Setup of the reference run:
## DT
module DT(
        input                   clk,
        input                   reset,
        output                  done,
        output                  sti_rd,
        output  [9:0]           sti_addr,
        input   [15:0]          sti_di,
        output                  res_wr,
        output                  res_rd,
        output  reg [13:0]      res_addr,
        output  reg [7:0]       res_do,
        input   [7:0]           res_di
        );
For scale: about 140 flip-flops, about 62 I/O pins, roughly 0.011 mm² of cells after synthesis.
export LEC_CHECK = 0
export ABC_AREA = 1
export CAP_MARGIN = 20
export CORE_MARGIN = 2
export CORE_UTILIZATION = 66
export CTS_CLUSTER_DIAMETER = 28
export CTS_CLUSTER_SIZE = 70
export SETUP_SLACK_MARGIN = 1.48
export SLEW_MARGIN = 20
create_clock -name core_clock -period 6.06 [get_ports {clk}]
run.sh (not shown) runs the stock make flow with config.mk's settings and CLKGATE_MAP_FILE=.
[flow] the reference run | stages: complete | final checks: fail | reason: setup timing
Here is what was changed in the inputs of the trial run compared with the reference run.
--- a/flow/config.mk
+++ b/flow/config.mk
@@ -8 +7,0 @@
-export ABC_AREA = 1
@@ -12,2 +10,0 @@
-export CTS_CLUSTER_DIAMETER = 28
-export CTS_CLUSTER_SIZE = 70
As of the trial run, first-pass GRT wire length had fallen by more than 10% compared to the reference run. Core util | the trial run vs the reference run | the trial run higher. The trial run: final period utilization is 1.4 points lower than what the reference run reported. Post-cts gate resize count: the trial run < the reference run. Taking the reference run as the reference point, the transition time at the pin with the least slew margin of the trial run rises by 79 ps. The standard cells in the trial run occupy less silicon area than those in the reference run do. The trial run: complete, dirty (setup timing). Taking the reference run as the reference, in the trial run aoi/oai-family share of the synthesized area moved up, clock group total power moved down, clock latency on the worst-skew pair level, final cell count moved down.


DT again, from the RTL that the note above started with.
Settings: LEC_CHECK=0, ABC_AREA=1, CAP_MARGIN=20, CORE_ASPECT_RATIO=0.72, CORE_MARGIN=2, CORE_UTILIZATION=72, CTS_CLUSTER_DIAMETER=396, CTS_CLUSTER_SIZE=18, PLACE_DENSITY_LB_ADDON=0.01, SETUP_SLACK_MARGIN=1.15, SLEW_MARGIN=20; clock period 3.85 ns.
The baseline ended with an error in clock tree synthesis (4_1_cts) with DPL-0038.
Then changed:
==> flow/config.mk (replaced) <==
export PLATFORM = sky130hd
export DESIGN_NAME = DT
export DESIGN_NICKNAME = DT
export VERILOG_FILES = /design/flow/design.v
export SDC_FILE = /design/flow/constraint.sdc
export NUM_CORES = 4
export LEC_CHECK = 0
export ABC_AREA = 1
export CAP_MARGIN = 20
export CORE_MARGIN = 2
export CORE_UTILIZATION = 72
export CTS_CLUSTER_SIZE = 24
export PLACE_DENSITY = 0.37
export SETUP_SLACK_MARGIN = 0.79
export SLEW_MARGIN = 20
==> flow/constraint.sdc (replaced) <==
create_clock -name core_clock -period 7.13 [get_ports {clk}]
set_input_delay 1.4260 -clock core_clock [delete_from_list [all_inputs] [get_ports {clk}]]
set_output_delay 1.4260 -clock core_clock [all_outputs]
set_load 0.01 [all_outputs]
After rerunning: The new run never finished: it broke off in global routing (5_1_grt) (GRT-0232); area after synthesis is unchanged; die area barely changes; synthesized cell count is unchanged.
Then changed:
--- a/flow/config.mk
+++ b/flow/config.mk
@@ -10,6 +10,4 @@
 export CORE_MARGIN = 2
-export CORE_UTILIZATION = 72
+export CORE_UTILIZATION = 67
 export CTS_CLUSTER_SIZE = 24
-export PLACE_DENSITY = 0.37
-export SETUP_SLACK_MARGIN = 0.79
 export SLEW_MARGIN = 20
Outcome: This time the run finished clean. Die area goes up by about 7%. Synthesized area does not change. Synthesized cell count is unchanged.
Then changed:
--- a/flow/config.mk
+++ b/flow/config.mk
@@ -7,7 +7,5 @@
 export LEC_CHECK = 0
-export ABC_AREA = 1
 export CAP_MARGIN = 20
 export CORE_MARGIN = 2
-export CORE_UTILIZATION = 67
-export CTS_CLUSTER_SIZE = 24
+export CORE_UTILIZATION = 40
 export SLEW_MARGIN = 20
==> flow/constraint.sdc (replaced) <==
create_clock -name core_clock -period 8.62 [get_ports {clk}]
set_input_delay 1.7240 -clock core_clock [delete_from_list [all_inputs] [get_ports {clk}]]
set_output_delay 1.7240 -clock core_clock [all_outputs]
set_load 0.01 [all_outputs]
Outcome: Count of clock-buffer cells in the layout is lower by 1; flip-flop count does not change; worst setup slack improves by 84 ps; total power shrinks by about 17%; core utilization came out lower by 32 points; via count goes down by 21%.


== run 1 ==
DT again, from the RTL that the note above started with.
Settings: LEC_CHECK=0, CAP_MARGIN=20, CORE_ASPECT_RATIO=0.5, CORE_MARGIN=2, CORE_UTILIZATION=72, CTS_CLUSTER_DIAMETER=396, CTS_CLUSTER_SIZE=72, PLACE_DENSITY=0.38, SETUP_SLACK_MARGIN=1.15, SLEW_MARGIN=20; clock period 3.85 ns.
The log for run 1 ends in clock tree synthesis (4_1_cts) with error DPL-0038, so the run never completed.
Modified inputs, run 2 compared to run 1
- removing CTS_CLUSTER_DIAMETER (formerly 396)
- removing PLACE_DENSITY (formerly 0.38)
- removing SETUP_SLACK_MARGIN (formerly 1.15)
- changing CORE_UTILIZATION from 72 to 21
- removing CTS_CLUSTER_SIZE (formerly 72)
- removing CORE_ASPECT_RATIO (formerly 0.5)
- changing the clock period (ns, I/O delays scaled along) from 3.85 to 8.62
[summary]
In summary, run 2 completed successfully, with a layout that passed the timing, design-rule and antenna checks.
Comparing run 2 with run 1, the number of standard cells after synthesis came out essentially unchanged.
On share of synthesized cell area in and-or and or-and compound cells, run 1 tracks run 2 almost exactly.
Placed wire-length estimate delta (run 2 − run 1): favourable
Run 2 ends up with higher die width than run 1 does.
What run 1 reported for number of cells after detailed placement has to be multiplied by 1.18 to get the figure for run 2.
Floorplan check, run 2 vs run 1: die outline larger in run 2
Run 2 vs. run 1: area of placed instances fell about 8%; arithmetic-cell share of the synthesized area counting full adders, half adders and majority gates about even.
The inputs of run 3 differ from those of run 2 as listed below.
- changing CORE_UTILIZATION from 21 to 63
- setting TNS_END_PERCENT to 5 for the first time
- changing the clock period (ns, I/O delays scaled along) from 8.62 to 7.26
## What came out
Run 3 finished every stage; the final checks, however, were not passed, the failures being setup timing.
Run 3: share of power burned in the clock network 2.9 points below run 2
Between run 3 and run 2, the horizontal die size is lower for run 3.
Core utilization on run 3 is up relative to run 2.
The lower total area of multi-input combinational cells came out of run 2.
Run 2 leaves more setup margin than run 3.
Run 3 -> run 2: simple-gate area share of the yosys netlist delta 0, exact match
Routed wire length (run 3 / run 2): 0.902
Delta(global routing usage on met1, run 3 - run 2) > 0
Looking at data required time of the worst path across run 3 and run 2, the one that comes out higher is run 2.
Setup changes, run 3 to run 4
- ABC_AREA now 1, previously not set
- TNS_END_PERCENT no longer set, was 5
- CORE_UTILIZATION now 68, was 63
- SETUP_SLACK_MARGIN now -0.26, previously not set
- the clock period (ns, I/O delays scaled along) now 6.06, was 7.26
==> comparison <==
- Run 4: flow complete, layout not clean; failing: setup timing
- | routed wire length per instance | run 4 vs run 3 | 1.1 µm higher |
- Diff run 3 and run 4: maximum number of pins on one net before global-route repair higher in run 3
- Relative to run 3, the number of global-route vias before repair measured on run 4 has increased by more than a quarter.
- Run 4 vs run 3: part of the total power dissipated in combinational logic down in run 4
- [compare] base=run 3 new=run 4: placed instance count has increased, setup TNS has decreased.
- | adder-cell area share of the yosys netlist | lower: run 4 |
- Comparing the two runs side by side, run 4 comes out ahead of run 3 on placeable core region.
- Sort run 3 and run 4 by count of buffers added by post-CTS timing repair for setup, ascending, and run 3 comes first.
- Via count: lower on run 3


DT again, from the RTL that the note above started with.
clock: 8.03 ns
lec_check: 0
abc_area: 0
cap_margin: 5
cell_pad_in_sites_global_placement: 3
core_margin: 5
core_utilization: 40
cts_cluster_diameter: 198
cts_cluster_size: 24
gpl_routability_driven: 0
max_routing_layer: met4
place_density: 0.41
slew_margin: 30
Change:
ABC_AREA = unset   (was 0)
CAP_MARGIN = 20   (was 5)
CELL_PAD_IN_SITES_GLOBAL_PLACEMENT = unset   (was 3)
CORE_MARGIN = 2   (was 5)
CTS_CLUSTER_DIAMETER = unset   (was 198)
CTS_CLUSTER_SIZE = unset   (was 24)
GPL_ROUTABILITY_DRIVEN = unset   (was 0)
MAX_ROUTING_LAYER = unset   (was met4)
PLACE_DENSITY = unset   (was 0.41)
SLEW_MARGIN = 20   (was 30)
clock period = 6.32 ns   (was 8.03 ns; I/O delays follow)
Result: The changed run completed, yet does not pass: setup timing; routed wire length went down by 6.1%; die area falls by about 7%; final area rises by about 6%; worst setup slack is worse by 1.0 ns; core utilization grows by 3.6 points; critical path depth rises by 1; count of clock-buffer cells in the layout does not change.


Setup of sierra:
DT again, from the RTL that the note above started with.
Settings: LEC_CHECK=0, ABC_AREA=1, CAP_MARGIN=20, CORE_ASPECT_RATIO=1.87, CORE_MARGIN=2, CORE_UTILIZATION=39, CTS_CLUSTER_DIAMETER=374, CTS_CLUSTER_SIZE=98, SETUP_SLACK_MARGIN=-0.8, SLEW_MARGIN=20, TNS_END_PERCENT=20; clock period 9.0 ns.
### sierra -> indigo
- GPL_ROUTABILITY_DRIVEN: unset -> 1
- CORE_UTILIZATION: 39 -> 68
- PLACE_DENSITY_LB_ADDON: unset -> 0.3
- CTS_CLUSTER_DIAMETER: 374 -> 300
- CTS_CLUSTER_SIZE: 98 -> 100
- CORE_ASPECT_RATIO: 1.87 -> 0.5
- SETUP_SLACK_MARGIN: -0.8 -> unset
## What came out
- [compare] base=sierra new=indigo: sequential share of layout area rose by 0.46 points; number of synthesized register bits stayed essentially flat.
- Fraction of area in multi-input gates ended up 0.87 points higher on indigo than on sierra.
- Between indigo and sierra, the later-pin clock latency in the skew report figures differ only marginally.
- Of the two values seen for worst setup path endpoint, res_do[0] was produced by indigo and res_do[1] by sierra.
- Lower floorplan die width goes to sierra over indigo.
- indigo completed every stage of the flow, and the final layout passed the timing, design-rule and antenna checks.
Changes in maple relative to indigo:
- GPL_ROUTABILITY_DRIVEN changed from 1 to 0
- CORE_UTILIZATION changed from 68 to 40
- CTS_CLUSTER_DIAMETER changed from 300 to 265
- CORE_ASPECT_RATIO removed (was 0.5)
- ABC_AREA removed (was 1)
Results
- The via count reported for maple is lower than the one for indigo.
- Area fraction in mux cells, maple and indigo, higher one = maple.
- Of maple and indigo, indigo shows the lower tally of filler cells in the layout, with maple above it.
Input changes introduced in nickel (baseline for comparison: maple):
- putting ABC_AREA at 1 where nothing was set
- clearing PLACE_DENSITY_LB_ADDON, which used to be 0.3
- putting SETUP_SLACK_MARGIN at -0.8 where nothing was set
- swapping 100 for 98 in CTS_CLUSTER_SIZE
- swapping 20 for 40 in CAP_MARGIN
- swapping 40 for 57 in CORE_UTILIZATION
- putting CORE_ASPECT_RATIO at 0.5 where nothing was set
- swapping 265 for 374 in CTS_CLUSTER_DIAMETER
- clearing GPL_ROUTABILITY_DRIVEN, which used to be 0
--- outcome ---
nickel vs. maple: final area went up by about 5%.
Relative contribution of combinational cells to total power: nickel vs maple down 2.3 points
The sequential share of the synthesized area in nickel was lower than what maple gave.
nickel closes out successfully: all stages finished, all timing, DRC and antenna checks passed.
Share of the core filled by cells before placement sits higher in nickel than in maple.
Power is estimated from default activity; no workload was simulated.
